## job 7024
Design MODULE_STATIC_PROCESS, start of the top module:
module MODULE_STATIC_PROCESS (
    input clk,
    input rst,
    input [3:0] state_info,
    input [11:0] read_from_aux,
    input [11:0] read_from_ram,
    output reg [11:0] write2aux,
    output reg [11:0] write2ram,
    output reg [9:0] write2aux_addr,
    output reg [9:0] read_from_aux_addr,
    output reg [18:0] write2ram_addr,
    output reg[18:0] read_from_ram_addr,
    output reg ena_write_ram,
    output done
);
clock: 15.8 ns
lec_check: 0
abc_area: 1
cap_margin: 0
core_margin: 2
core_utilization: 72
cts_cluster_diameter: 157
cts_cluster_size: 98
place_density: 0.6
slew_margin: 20
tns_end_percent: 5
run.sh (not shown) runs the stock make flow with config.mk's settings and CLKGATE_MAP_FILE=.
Job 7024 did not finish; a tool error ended it in 5_1_grt.
## Diff of input files: job 6621 against job 7024
Settings: ABC_AREA removed (was 1); CTS_CLUSTER_DIAMETER removed (was 157); CAP_MARGIN changed from 0 to 20; TNS_END_PERCENT removed (was 5); CORE_UTILIZATION changed from 72 to 37; CTS_CLUSTER_SIZE removed (was 98); the clock period (ns, I/O delays scaled along) changed from 15.8 to 28.4.
[summary]
Status: job 7024 FAILED at 5_1_grt (tool error). No stage failed in job 6621, and the final checks on the layout all came back clean. Job 7024 → job 6621: number of I/O port buffers essentially unchanged, chip area rose about 100%, x dimension of the die moved up. | AND-OR/OR-AND share of the synthesized area | job 6621 vs job 7024 | 5.8 points higher |. Area fraction in full adders, half adders and majority gates across job 7024 and job 6621: no real change. What job 6621 reported for die outline height has to be multiplied by 0.71 to get the figure for job 7024. Diff job 7024 and job 6621: number of gates resized after cts lower in job 6621.
diff inputs: job 6621 => job 1516
Settings: CORE_UTILIZATION now 66, was 37; the clock period (ns, I/O delays scaled along) now 23.5, was 28.4.
Notes after the runs:
Nothing crashed in job 1516 and all stages finished; the problem is that the final layout failed, the offending checks being negative setup slack. Design area, job 6621 and job 1516: lower on job 6621. Summary of job 1516 over job 6621: count of placed standard cells including taps dropped 316, count of vias placed by the detailed router went up by 5665.

---

== north ==
Starting RTL as in the previous note.
clock: 16.1 ns
lec_check: 0
cap_margin: 20
core_margin: 2
core_utilization: 72
cts_cluster_diameter: 207
cts_cluster_size: 100
place_density: 0.6
slew_margin: 20
north: it failed with a tool error in global routing, so there are no final results.
### north -> south
- removing CTS_CLUSTER_DIAMETER (formerly 207)
- removing CTS_CLUSTER_SIZE (formerly 100)
- changing CAP_MARGIN from 20 to 0
- changing the clock period (ns, I/O delays scaled along) from 16.1 to 12.1
Findings:
The flow ended early for south: it failed with a tool error in clock tree synthesis.
Cell total in the yosys stat output: north vs south identical
Instance count after placement with tap cells included (south vs. north) increases by a few percent
On synthesized area, south and north are neck and neck.
[diff] pre-CTS setup slack, south relative to north: regression
Site row count: south vs north identical
Modified inputs, east compared to south
- ABC_AREA: unset -> 1
- CTS_CLUSTER_DIAMETER: unset -> 238
- CAP_MARGIN: 0 -> 20
- CTS_CLUSTER_SIZE: unset -> 42
- MAX_ROUTING_LAYER: unset -> met4
- the clock period (ns, I/O delays scaled along): 12.1 -> 24.7
==> results <==
- Across south and east, no clean finish was achieved.
- south failed in clock tree synthesis with DPL-0033.
- Across both runs, total core area was lower for east than for south.
- Compare south and east | netlist area before placement higher: south
- Comparing south and east, the higher post-synthesis share of cell area spent on and-or and or-and gates is on south.
The inputs of west differ from those of east as listed below.
- CORE_UTILIZATION now 40, was 72
- CTS_CLUSTER_DIAMETER no longer set, was 238
- ABC_AREA no longer set, was 1
- MAX_ROUTING_LAYER no longer set, was met4
- CTS_CLUSTER_SIZE no longer set, was 42
- the clock period (ns, I/O delays scaled along) now 28.4, was 24.7
[summary]
west was carried through to the last stage, and its layout satisfied the timing, DRC and antenna checks.
Sort east and west by count of placed standard cells including taps desc -> top: east
Changes observed in west relative to east: adder and majority cell fraction of the synthesized area held steady; final HPWL from detailed placement rose 14 mm; yosys-reported design area after synthesis +2.4%; post-synthesis simple-gate area fraction shows a reduction of 6.8 points.
Input changes introduced in middle (baseline for comparison: west):
- swapping 40 for 72 in CORE_UTILIZATION
- putting ABC_AREA at 1 where nothing was set
- swapping 28.4 for 41.1 in the clock period (ns, I/O delays scaled along)
--- outcome ---
west → middle: worst-case hold slack up 0.014 ns, non-clock buffer count went down 209, synthesis area per yosys went down about 2.3%.
NOTE: total via count after detailed routing in middle exceeds that of west

---

Starting RTL as in the previous note.
export LEC_CHECK = 0
export ABC_AREA = 1
export CAP_MARGIN = 20
export CELL_PAD_IN_SITES_GLOBAL_PLACEMENT = 1
export CORE_MARGIN = 2
export CORE_UTILIZATION = 57
export CTS_CLUSTER_SIZE = 86
export GPL_TIMING_DRIVEN = 1
export MIN_ROUTING_LAYER = met1
export PLACE_DENSITY_LB_ADDON = 0.04
export SLEW_MARGIN = 20
create_clock -name core_clock -period 15.9 [get_ports {clk}]
The starting point finished with negative setup slack left.
Rerun with:
Settings changed: ABC_AREA 1 to unset, CELL_PAD_IN_SITES_GLOBAL_PLACEMENT 1 to unset, CORE_UTILIZATION 57 to 8, CTS_CLUSTER_SIZE 86 to unset, GPL_TIMING_DRIVEN 1 to unset, MIN_ROUTING_LAYER met1 to unset, PLACE_DENSITY set to 0.6, PLACE_DENSITY_LB_ADDON 0.04 to unset.
Clock period 15.9 ns to 45.6 ns, I/O delays scaled along.
Outcome:
- This time the run passed the timing, DRC and antenna checks
- clock-buffer cell count climbs by 9
- utilization went down by 62 points
- worst setup slack gets better by 15 ns
- worst hold slack is worse by 0.0095 ns
- global-route usage came out lower by 33 points
- sequential share of layout area decreases by 0.57 points
- cell count rose by 52%
- via count decreases by 7.1%
- register-to-register slack is better by 20 ns
- first-iteration DRC count goes down by 15%
Rerun with:
Settings changed: ABC_AREA set to 1, CORE_UTILIZATION 8 to 66, CTS_CLUSTER_DIAMETER set to 293, HOLD_SLACK_MARGIN set to -0.09.
Clock period 45.6 ns to 23.5 ns, I/O delays scaled along.
Outcome: This time the run completed, yet does not pass: negative setup slack; die area decreases by 88%; setup slack is worse by 12 ns; area after synthesis decreases by 2.3%; critical path depth increases by 31; non-clock buffer count increases by 326; design area decreases by 8.2%; via count increases by 14%; global-route usage increases by 40 points; utilization increases by 69 points.
Rerun with:
Settings changed: ABC_AREA 1 to unset, CORE_UTILIZATION 66 to 65, CTS_CLUSTER_DIAMETER 293 to 238, HOLD_SLACK_MARGIN -0.09 to unset, MAX_ROUTING_LAYER set to met4.
Clock period 23.5 ns to 24.7 ns, I/O delays scaled along.
After rerunning:
- The new run ran to the end with violations: negative setup slack
- global-route usage goes up by 4.0 points
- synthesized cell count shrinks by 11%
- critical path depth drops by 24
- synthesized area went up by 2.4%

---

Setup of build 26:
MODULE_STATIC_PROCESS again, from the RTL that the note above started with.
==> flow/config.mk <==
export PLATFORM = sky130hd
export DESIGN_NAME = MODULE_STATIC_PROCESS
export DESIGN_NICKNAME = MODULE_STATIC_PROCESS
export VERILOG_FILES = /design/flow/design.v
export SDC_FILE = /design/flow/constraint.sdc
export NUM_CORES = 4
export LEC_CHECK = 0
export ABC_AREA = 1
export CAP_MARGIN = 20
export CELL_PAD_IN_SITES_GLOBAL_PLACEMENT = 0
export CORE_MARGIN = 2
export CORE_UTILIZATION = 67
export CTS_CLUSTER_DIAMETER = 46
export CTS_CLUSTER_SIZE = 56
export GPL_TIMING_DRIVEN = 1
export MAX_ROUTING_LAYER = met4
export MIN_ROUTING_LAYER = met1
export PLACE_DENSITY = 0.6
export SLEW_MARGIN = 20
==> flow/constraint.sdc <==
create_clock -name core_clock -period 21.9 [get_ports {clk}]
set_input_delay 4.3800 -clock core_clock [delete_from_list [all_inputs] [get_ports {clk}]]
set_output_delay 4.3800 -clock core_clock [all_outputs]
set_load 0.01 [all_outputs]
Build 26: GRT-0232 in global routing (5_1_grt) -> run aborted
The following lists how build 63 was set up differently from build 26:
Settings: PLACE_DENSITY no longer set, was 0.6; CTS_CLUSTER_SIZE now 86, was 56; CTS_CLUSTER_DIAMETER no longer set, was 46; the clock period (ns, I/O delays scaled along) now 25.0, was 21.9.
Results
- As far as adder and majority gate portion of the synthesized area goes, build 26 and build 63 are indistinguishable; the numbers are identical.
- Build 63 had finished all stages when the layout checks came back failing, citing negative setup slack.
- Build 63 -> build 26: site row count flat
- Compared with build 26, build 63 shows number of setup buffers added after CTS lower by 32.
- Re post-place instance area: build 63 and build 26 aren't equal, and the higher value belongs to build 26.
Input-level comparison between build 62 and build 63:
Settings: ABC_AREA: 1 -> unset; CELL_PAD_IN_SITES_GLOBAL_PLACEMENT: 0 -> 3; CELL_PAD_IN_SITES_DETAIL_PLACEMENT: unset -> 0; TNS_END_PERCENT: unset -> 70; CTS_CLUSTER_SIZE: 86 -> 20; CORE_UTILIZATION: 67 -> 47; PLACE_DENSITY: unset -> 0.54; CTS_CLUSTER_DIAMETER: unset -> 263; SLEW_MARGIN: 20 -> 15.
## What came out
Build 62 is listed as incomplete: the tool reported an error in global placement without I/O (3_1_place_gp_skip_io) and the run ended there. Going from build 63 to build 62, number of standard cells after synthesis shrinks by 633. NOTE: area reported by Yosys stat in build 62 exceeds that of build 63. [compare] base=build 63 new=build 62: horizontal die dimension up 48 microns, count of instantiated cells in the yosys netlist down 633, synthesized area up about 2.4%.

---

Setup of v30:
Starting RTL as in the previous note.
==> flow/config.mk <==
export PLATFORM = sky130hd
export DESIGN_NAME = MODULE_STATIC_PROCESS
export DESIGN_NICKNAME = MODULE_STATIC_PROCESS
export VERILOG_FILES = /design/flow/design.v
export SDC_FILE = /design/flow/constraint.sdc
export NUM_CORES = 4
export LEC_CHECK = 0
export ABC_AREA = 1
export CAP_MARGIN = 20
export CORE_ASPECT_RATIO = 0.56
export CORE_MARGIN = 2
export CORE_UTILIZATION = 37
export GPL_ROUTABILITY_DRIVEN = 0
export PLACE_DENSITY_LB_ADDON = 0.06
export SETUP_SLACK_MARGIN = 5.0
export SLEW_MARGIN = 20
==> flow/constraint.sdc <==
create_clock -name core_clock -period 33.4 [get_ports {clk}]
set_input_delay 6.6800 -clock core_clock [delete_from_list [all_inputs] [get_ports {clk}]]
set_output_delay 6.6800 -clock core_clock [all_outputs]
set_load 0.01 [all_outputs]
Every stage of the flow completed for v30, and the final layout passed the timing, DRC and antenna checks.
[inputs] v27 vs v30
Settings: CORE_UTILIZATION now 66, was 37; CORE_ASPECT_RATIO no longer set, was 0.56; PLACE_DENSITY now 0.6, previously not set; SETUP_SLACK_MARGIN no longer set, was 5.0; PLACE_DENSITY_LB_ADDON no longer set, was 0.06; ABC_AREA no longer set, was 1; GPL_ROUTABILITY_DRIVEN no longer set, was 0; the clock period (ns, I/O delays scaled along) now 17.0, was 33.4.
==> comparison <==
On instance count after placement with tap cells included, the lower figure sits with v27, not v30. From v30 to v27, number of top-level pins did not move at all. v27 ends up with higher post-synth design cell area than v30 does. v27 did not finish: a tool error stopped it during global routing. Going from v30 to v27, chip area estimate from yosys synthesis grows by 2.4%.
Edits applied to the flow inputs when going from v27 to v19:
Settings: CORE_UTILIZATION changed from 66 to 40; the clock period (ns, I/O delays scaled along) changed from 17.0 to 29.0.
Notes after the runs:
- v19 finished end to end and its layout was clean on timing, DRC and antenna.
- The flow ended early for v27: it failed with a tool error in global routing.
- Of the two candidates, v27 has the better die size and v19 the worse one.
- Number of standard cells after synthesis came out exactly the same in v19 and v27.
- Die height sits higher in v19 than in v27.
- Summary: area of the core region, v19 worse than v27
- Of v19 and v27, the lower fraction of the core area occupied by cells at floorplan belongs to v19.
- Number of hold buffers added after cts: v19 vs v27, no meaningful difference
Setup changes, v19 to v38
Settings: removing PLACE_DENSITY (formerly 0.6); setting SETUP_SLACK_MARGIN to 5.0 for the first time; setting CTS_CLUSTER_SIZE to 83 for the first time; setting CELL_PAD_IN_SITES_DETAIL_PLACEMENT to 1 for the first time; changing CAP_MARGIN from 20 to 25; setting TNS_END_PERCENT to 75 for the first time; setting ABC_AREA to 1 for the first time; setting PLACE_DENSITY_LB_ADDON to 0.12 for the first time; setting MIN_ROUTING_LAYER to met1 for the first time; setting CORE_ASPECT_RATIO to 0.86 for the first time.
Results
Number of non-clock buffers in the layout (lower): v38. Measured against each other, v19 and v38 differ in worst slew slack as a fraction of its limit, the lower figure coming from v38. Critical path depth (lower): v19. v19 has a higher synthesis area per yosys than v38. v38 -> v19: area of all placed cells without fillers flat. Proportion of synthesized chip area in sequential cells ends up lower on v19. Worst-case setup margin in the final layout: v38 better than v19. Final cell count without fillers (v38 vs. v19) increases by more than 10%. Post-detailed-route DRC marker count: v38 vs v19 identical.

---

## JK
MODULE_STATIC_PROCESS again, from the RTL that the note above started with.
make LEC_CHECK=0 ABC_AREA=1 CAP_MARGIN=40 CORE_ASPECT_RATIO=1.16 CORE_MARGIN=2 CORE_UTILIZATION=72 CTS_CLUSTER_DIAMETER=178 CTS_CLUSTER_SIZE=98 PLACE_DENSITY=0.6 SETUP_SLACK_MARGIN=4.4 SLEW_MARGIN=20 TNS_END_PERCENT=5 finish   # period 15.2 ns
As the logs show, JK stopped at global routing after a tool error, so it never reached the end of the flow.
Changes in MS relative to JK:
- CORE_UTILIZATION changed from 72 to 13
- CTS_CLUSTER_DIAMETER removed (was 178)
- ABC_AREA removed (was 1)
- TNS_END_PERCENT removed (was 5)
- CTS_CLUSTER_SIZE removed (was 98)
- CAP_MARGIN changed from 40 to 20
- SETUP_SLACK_MARGIN removed (was 4.4)
- CORE_ASPECT_RATIO removed (was 1.16)
- the clock period (ns, I/O delays scaled along) changed from 15.2 to 41.1
Results
- Worst-case setup slack after placement was lower in JK than in MS.
- Higher floorplan core area was reported by MS, not JK.
- Cmp MS and JK / buffer count from post-CTS setup fixing / higher: JK
- The adder-cell share of the synthesized area was comparable across MS and JK.
- Synthesized cell count is lower on MS
- MS: done, clean on timing, DRC and antenna
- Number of distinct library cells after synthesis: MS > JK
- The higher count of cells resized by post-cts repair of MS and JK is in JK.
- MS vs JK — synthesized area climbed by a few percent
> inputs changed (MS -> AL)
- swapping 13 for 71 in CORE_UTILIZATION
- putting SETUP_SLACK_MARGIN at 5.0 where nothing was set
- clearing PLACE_DENSITY, which used to be 0.6
- putting MAX_ROUTING_LAYER at met4 where nothing was set
- swapping 41.1 for 27.9 in the clock period (ns, I/O delays scaled along)
==> comparison <==
Although it ran to completion, AL produced a layout that fails the final checks because of negative setup slack.
Taking MS as the reference point, the final standard cell utilization of the core of AL rises by 67 points.
Looking at setup slack after layout, AL sits 5.22 ns lower than MS does.
Cmp MS and AL / relative slew slack / higher: MS
The inputs of TR differ from those of AL as listed below.
- ABC_AREA newly set to 1
- CTS_CLUSTER_SIZE newly set to 73
- CTS_CLUSTER_DIAMETER newly set to 221
### Flow results
Looking at buffers inserted during post-CTS setup optimization, TR sits 63% higher than AL does.
TR: it failed with a tool error in global routing, so there are no final results.
Summary of TR over AL: number of cells in the yosys synthesis report has increased, sequential fraction of the synthesis area shows an increase of 0.48 points, netlist area before placement went down by 840 um^2, number of distinct standard cells referenced by the synthesized netlist fell by 39%.
#### Input delta (PW over TR)
- CTS_CLUSTER_DIAMETER changed from 221 to 29
- ABC_AREA removed (was 1)
- CAP_MARGIN changed from 20 to 5
- CTS_CLUSTER_SIZE changed from 73 to 42
Results
- The flow ended early for PW: it failed with a tool error in global routing.
- Comparing PW and TR, quantity of gates resized following cts is higher on TR.
- Post-synth area from yosys stat, PW and TR: higher on PW
- Initial cell density of the core: TR vs PW — no meaningful difference
- Synthesized cell count in PW is 633 lower than in TR
- Synthesized-area fraction occupied by and/or/nand/nor cells, PW and TR: larger value in TR
